==> inputs of 04-13 <==
==> flow/design.v <==
module datapath(input clk, reset, weCU, buffIRCU, buffAHCU,
                input buffALCU, buffRCU, srcbmuxCU, adrmuxCU,
			       input [1:0] acmuxCU, pcmuxCU,
			       input [2:0] aluopCU,
			       input [7:0] memdata,
			       output [15:0] address,
			       output [7:0] writedata, instrCU,
			       output zeroCU);
wire [7:0]  adrHout, buffIRout, buffAHout, buffALout, srcbmuxout;
wire [7:0]  acout, acmuxout, rout, buffRout, aluout;
wire [15:0] pcout, pcaddout, mdaout, pcmuxout, adrmuxout;
flopr #(8) IR(clk, reset, buffIRout, instrCU);
flopr #(8) adrH(clk, reset, buffAHout, adrHout);
buff buffIR(clk, reset, memdata, buffIRCU, buffIRout);
buff buffadrH(clk, reset, memdata, buffAHCU, buffAHout);
buff buffadrL(clk, reset, memdata, buffALCU, buffALout);
mux3 #(8) acmux(aluout, memdata, rout, acmuxCU, acmuxout);
flopr #(8) AC(clk, reset, acmuxout, acout);
flopr #(8) R(clk, reset, buffRout, rout);
buff buffR(clk, reset, acout, buffRCU, buffRout);
mux2 #(8) srcbmux(rout, 8'b00000001, srcbmuxCU, srcbmuxout);
alu alu(acout, srcbmuxout, aluopCU, aluout, zeroCU);
flopr #(16) PC(clk, reset, pcmuxout, pcout);
mux3 #(16) pcmux(pcout, pcaddout, {adrHout, buffALout}, pcmuxCU, pcmuxout);
adder pcadder(pcout, 16'b000000000000001, pcaddout);
flopr #(16) MDA(clk, reset, {adrHout, buffALout}, mdaout);
mux2 #(16) addressmux(pcout, mdaout, adrmuxCU, adrmuxout);
assign address = adrmuxout;
assign writedata = aluout;
endmodule
module mux2 # (parameter WIDTH = 8)
(input  [WIDTH-1:0] a0, a1,
 input s,
 output [WIDTH-1:0] y);
  assign y = s ? a1 : a0;
endmodule
module mux3 # (parameter WIDTH = 8)
(input  [WIDTH-1:0] a0, a1, a2,
 input  [1:0] s,
 output [WIDTH-1:0] y);
  assign y = s[1] ? a2 : (s[0] ? a1 : a0); 
endmodule
module flopr # (parameter WIDTH = 8)
(input clk, reset,
 input [WIDTH-1:0] d,
 output reg [WIDTH-1:0] q);
 always @ (posedge clk, posedge reset)
   if (reset) q <= 0;
   else q <= d;
endmodule
module buff(input clk, reset, input[7:0] a, input s, output [7:0] y);
  reg [7:0] q;
  assign y = (s == 1) ? a : q;
  always @ (posedge clk, posedge reset)
    if (reset) q <= 0;
    else q <= y;
endmodule
module adder(input [15:0] a, b, output [15:0] y);
assign y = a + b;
endmodule
module alu (a, b, sel, out, zero);
    input [7:0] a,b;
    input [2:0] sel; 
    output reg [7:0] out;
    output reg zero;
    always @ (*) 
    begin 
        case(sel) 
		      3'b000:   
	begin
		out = a; 
		if (out == 0) zero = 1;  
		else zero = 0; 
          end
            3'b001:   
	begin
		out = a+b;  
		if (out == 0)
		 zero = 1;  
		else
		zero = 0;
          end     
            3'b010:   
	begin
		out = a-b;  
		if (out == 0) zero = 1;  
		else zero = 0;
          end 
            3'b011:   
	begin
		out = 0; 
		zero = 1;
          end
			   3'b100:   
	begin
		out = a & b; 
		if (out == 0)
		 zero = 1;  
		else
		zero = 0;
          end
		     3'b101:   
	begin
		out = a | b; 
		if (out == 0) zero = 1;  
		else zero = 0; 
          end
			  3'b110:   
	begin
		out = a ^ b; 
		if (out == 0) zero = 1;  
		else zero = 0; 
          end		 
			  3'b111:   
	begin
		out = ~a; 
		if (out == 0) zero = 1;  
		else zero = 0; 
          end
        endcase
    end
endmodule
module controller(input clk, reset, zflag, 
                  input [7:0] opcode, 
						output buffIR, buffAH, buffAL, buffR, srcbmux, adrmux, we,
			         output [1:0] pcmux, acmux, 
						output [2:0] aluop);
  maindec md(clk, reset, zflag, opcode, buffAL, buffR, buffIR, buffAH, srcbmux, adrmux, we, pcmux, acmux, aluop);
endmodule
module maindec(input clk, reset, zflag, 
               input [7:0] opcode, 
					output buffAL, buffR, buffIR, buffAH, srcbmux, adrmux, we,
			      output [1:0] pcmux, acmux,
					output [2:0] aluop);
  reg [13:0] controls;
  reg [3:0] state, nextstate;
  assign {buffAL, buffAH, buffIR, acmux, buffR, srcbmux, aluop, pcmux, adrmux, we} = controls;
  parameter fetch = 4'b0000;
  parameter decode = 4'b0001;
  parameter getah = 4'b0010;
  parameter getal = 4'b0011;
  parameter loaddata = 4'b0100;
  parameter storedata = 4'b0101;
  parameter jumpinstr = 4'b0110;
  parameter alu = 4'b0111;
  parameter r_to_ac = 4'b1000;
  parameter ac_to_r = 4'b1001;
  parameter ahfetch = 4'b1010;
  parameter pcinc = 4'b1011;
  parameter NOP = 8'h00;
  parameter LDAC = 8'h01;
  parameter STAC = 8'h02;
  parameter MVAC = 8'h03;
  parameter MOVR = 8'h04;
  parameter JUMP = 8'h05;
  parameter JMPZ = 8'h06;
  parameter JPNZ = 8'h07;
  parameter ADD = 8'h08;
  parameter SUB = 8'h09;
  parameter INAC = 8'h0A;
  parameter CLAC = 8'h0B;
  parameter AND = 8'h0C;
  parameter OR = 8'h0D;
  parameter XOR = 8'h0E;
  parameter NOT = 8'h0F;
  always @(posedge clk, posedge reset)
    if (reset)  state <= fetch;
	 else        state <= nextstate;
  always @(*)
  begin  
    case(state)
	   fetch: nextstate <= decode;
		decode: case(opcode)
		          NOP: nextstate <= pcinc;
					 LDAC: nextstate <= ahfetch;
					 STAC: nextstate <= ahfetch;
					 MVAC: nextstate <= ac_to_r;
					 MOVR: nextstate <= r_to_ac;
					 JUMP: nextstate <= ahfetch;
					 JMPZ: nextstate <= ahfetch;
					 JPNZ: nextstate <= ahfetch;
					 default: nextstate <= alu;
				 endcase
		 getah: nextstate <= getal;
		 getal: if (opcode == STAC)      nextstate <= storedata;
		        else if (opcode == LDAC) nextstate <= loaddata;
				  else if ((opcode == JMPZ) & ~zflag) nextstate <= pcinc;
				  else if ((opcode == JPNZ) & zflag)  nextstate <= pcinc;
				  else                     nextstate <= jumpinstr;
		 jumpinstr: nextstate <= fetch;
		 storedata: nextstate <= fetch;
		 loaddata: nextstate <= fetch;
		 ac_to_r: nextstate <= fetch;
		 r_to_ac: nextstate <= fetch;
		 alu: nextstate <= fetch;
		 ahfetch: nextstate <= getah;
		 pcinc: nextstate <= fetch;
		 default: nextstate <= fetch;
	 endcase
  end
  always @(*)
  begin
    case(state)
	   fetch: controls <= 14'b00100000000000;
		decode: controls <= 14'b00000000000000;
		getah: controls <= 14'b01000000000100;
		getal: controls <= 14'b10000000000000;
		storedata: controls <= 14'b00000000000111;
		loaddata: controls <=  14'b00001000000110;
		ac_to_r: controls <= 14'b00000100000100;
		r_to_ac: controls <= 14'b00010000000100;
		jumpinstr: controls <= 14'b00000000001010;
		ahfetch: controls <= 14'b00000000000100;
		pcinc: controls <= 14'b00000000000100;
		alu:
		begin
		  case(opcode)
		    ADD: controls <= 14'b00000000010100;
			 SUB: controls <= 14'b00000000100100;
			 INAC: controls <= 14'b00000010010100;
			 CLAC: controls <= 14'b00000000110100;
			 AND: controls <= 14'b00000001000100;
			 OR: controls <= 14'b00000001010100;
			 XOR: controls <= 14'b00000001100100;
			 NOT: controls <= 14'b00000001110100;
			 default: controls <= 14'b00000000000000;
		  endcase
		end
		default: controls <= 14'b00000000000000;
    endcase
  end
endmodule
module smm(input clk, reset,
           input [7:0] readdata,
           output we, 
			  output [15:0] address,
			  output [7:0] writedata);
wire buffR, buffIR, buffAH, mdamux, buffAL, adrmux, srcbmux;
wire [1:0] pcmux, acmux;
wire [2:0] aluop;
wire [15:0] addr;
wire [7:0] wdata, instr;
wire zero;
datapath dp(clk, reset, we, buffIR, buffAH, buffAL, buffR, srcbmux, adrmux, acmux, pcmux, aluop, readdata, addr, wdata, instr, zero);
controller cu(clk, reset, zero, instr, buffIR, buffAH, buffAL, buffR, srcbmux, adrmux, we, pcmux, acmux, aluop);
assign writedata = wdata;
assign address = addr;
endmodule
==> flow/run.sh <==
#!/bin/bash
# the make line also repeats each setting of config.mk as NAME=value (left out here)
make -C /OpenROAD-flow-scripts/flow DESIGN_CONFIG=/design/flow/config.mk WORK_HOME=/design/flow/orfs CLKGATE_MAP_FILE= finish
==> flow/config.mk <==
export PLATFORM = sky130hd
export DESIGN_NAME = smm
export DESIGN_NICKNAME = smm
export VERILOG_FILES = /design/flow/design.v
export SDC_FILE = /design/flow/constraint.sdc
export NUM_CORES = 4
export LEC_CHECK = 0
export ABC_AREA = 1
export CAP_MARGIN = 0
export CELL_PAD_IN_SITES_GLOBAL_PLACEMENT = 0
export CORE_ASPECT_RATIO = 0.87
export CORE_MARGIN = 2
export CORE_UTILIZATION = 72
export CTS_CLUSTER_DIAMETER = 261
export CTS_CLUSTER_SIZE = 15
export GPL_TIMING_DRIVEN = 1
export HOLD_SLACK_MARGIN = 0.21
export PLACE_DENSITY_LB_ADDON = 0.11
export SETUP_SLACK_MARGIN = 1.11
export SLEW_MARGIN = 10
==> flow/constraint.sdc <==
create_clock -name core_clock -period 3.85 [get_ports {clk}]
set_input_delay 0.7700 -clock core_clock [delete_from_list [all_inputs] [get_ports {clk}]]
set_output_delay 0.7700 -clock core_clock [all_outputs]
set_load 0.01 [all_outputs]
==> inputs of 01-08, as changes to 04-13 <==
- ABC_AREA: 1 -> default
- CAP_MARGIN: 0 -> 20
- CELL_PAD_IN_SITES_GLOBAL_PLACEMENT: 0 -> default
- CORE_ASPECT_RATIO: 0.87 -> default
- CTS_CLUSTER_DIAMETER: 261 -> 397
- CTS_CLUSTER_SIZE: 15 -> 99
- GPL_TIMING_DRIVEN: 1 -> default
- HOLD_SLACK_MARGIN: 0.21 -> default
- PLACE_DENSITY: default -> 0.39
- PLACE_DENSITY_LB_ADDON: 0.11 -> default
- SETUP_SLACK_MARGIN: 1.11 -> 1.0
- SLEW_MARGIN: 10 -> 20
- TNS_END_PERCENT: default -> 5
==> flow/constraint.sdc (replaced) <==
create_clock -name core_clock -period 3.41 [get_ports {clk}]
set_input_delay 0.6820 -clock core_clock [delete_from_list [all_inputs] [get_ports {clk}]]
set_output_delay 0.6820 -clock core_clock [all_outputs]
set_load 0.01 [all_outputs]
==> inputs of 02-27, as changes to 04-13 <==
- ABC_AREA: 1 -> default
- CAP_MARGIN: 0 -> 20
- CELL_PAD_IN_SITES_GLOBAL_PLACEMENT: 0 -> default
- CORE_ASPECT_RATIO: 0.87 -> default
- CORE_UTILIZATION: 72 -> 41
- CTS_CLUSTER_DIAMETER: 261 -> default
- CTS_CLUSTER_SIZE: 15 -> default
- GPL_TIMING_DRIVEN: 1 -> default
- HOLD_SLACK_MARGIN: 0.21 -> default
- PLACE_DENSITY: default -> 0.6
- PLACE_DENSITY_LB_ADDON: 0.11 -> default
- SETUP_SLACK_MARGIN: 1.11 -> default
- SLEW_MARGIN: 10 -> 20
==> flow/constraint.sdc (replaced) <==
create_clock -name core_clock -period 4.93 [get_ports {clk}]
set_input_delay 0.9860 -clock core_clock [delete_from_list [all_inputs] [get_ports {clk}]]
set_output_delay 0.9860 -clock core_clock [all_outputs]
set_load 0.01 [all_outputs]
==> inputs of 12-14, as changes to 04-13 <==
- ABC_AREA: 1 -> default
- CAP_MARGIN: 0 -> 20
- CELL_PAD_IN_SITES_GLOBAL_PLACEMENT: 0 -> default
- CORE_ASPECT_RATIO: 0.87 -> default
- CORE_UTILIZATION: 72 -> 58
- CTS_CLUSTER_DIAMETER: 261 -> default
- CTS_CLUSTER_SIZE: 15 -> 37
- GPL_TIMING_DRIVEN: 1 -> default
- HOLD_SLACK_MARGIN: 0.21 -> default
- PLACE_DENSITY_LB_ADDON: 0.11 -> default
- SETUP_SLACK_MARGIN: 1.11 -> 0.05
- SLEW_MARGIN: 10 -> 20
==> flow/constraint.sdc (replaced) <==
create_clock -name core_clock -period 3.32 [get_ports {clk}]
set_input_delay 0.6640 -clock core_clock [delete_from_list [all_inputs] [get_ports {clk}]]
set_output_delay 0.6640 -clock core_clock [all_outputs]
set_load 0.01 [all_outputs]
==> qor summary <==
| metric | 04-13 | 12-14 | 01-08 | 02-27 |
|---|---|---|---|---|
| Cell area power density | - | 1133 mW/mm2 | - | 739.4 mW/mm2 |
| Number of nets in the layout | - | 731 | - | 626 |
| Cell Count, Final, Fillers Out | - | 798 | - | 731 |
| PnR Total Power | - | 7.882 mW | - | 4.409 mW |
| Floorplan Nets | 748 | 566 | 566 | 566 |
| Share of the final layout cell area in sequential cells | - | 24.46% | - | 28.54% |
| Number of sequential cells in the layout | - | 68 | - | 68 |
| Run status | did not finish | complete, but fails checks | did not finish | complete, no violations |
| Last stage reached | global routing (5_1_grt) | - | clock tree synthesis (4_1_cts) | - |
| Reasons for failing layout checks | - | setup timing | - | - |
| Area overhead of the layout relative to synthesis | - | 43.92% | - | 23.32% |
| Worst r2r path cells | - | 21 | - | 15 |
| Cell count after synthesis | 705 | 523 | 523 | 523 |
| Clock input transition at the sequential cells of the worst setup and hold paths | - | 0.10 ns | - | 0.05 ns |
| Number of distinct standard cells referenced by the synthesized netlist | 44 | 63 | 63 | 63 |
| DRC violation count after routing | - | 0 | - | 0 |
| Final hold viol count | - | 0 | - | 0 |
| Logic pwr share | - | 72.0% | - | 61.5% |
Power and IR drop assume default switching activity.
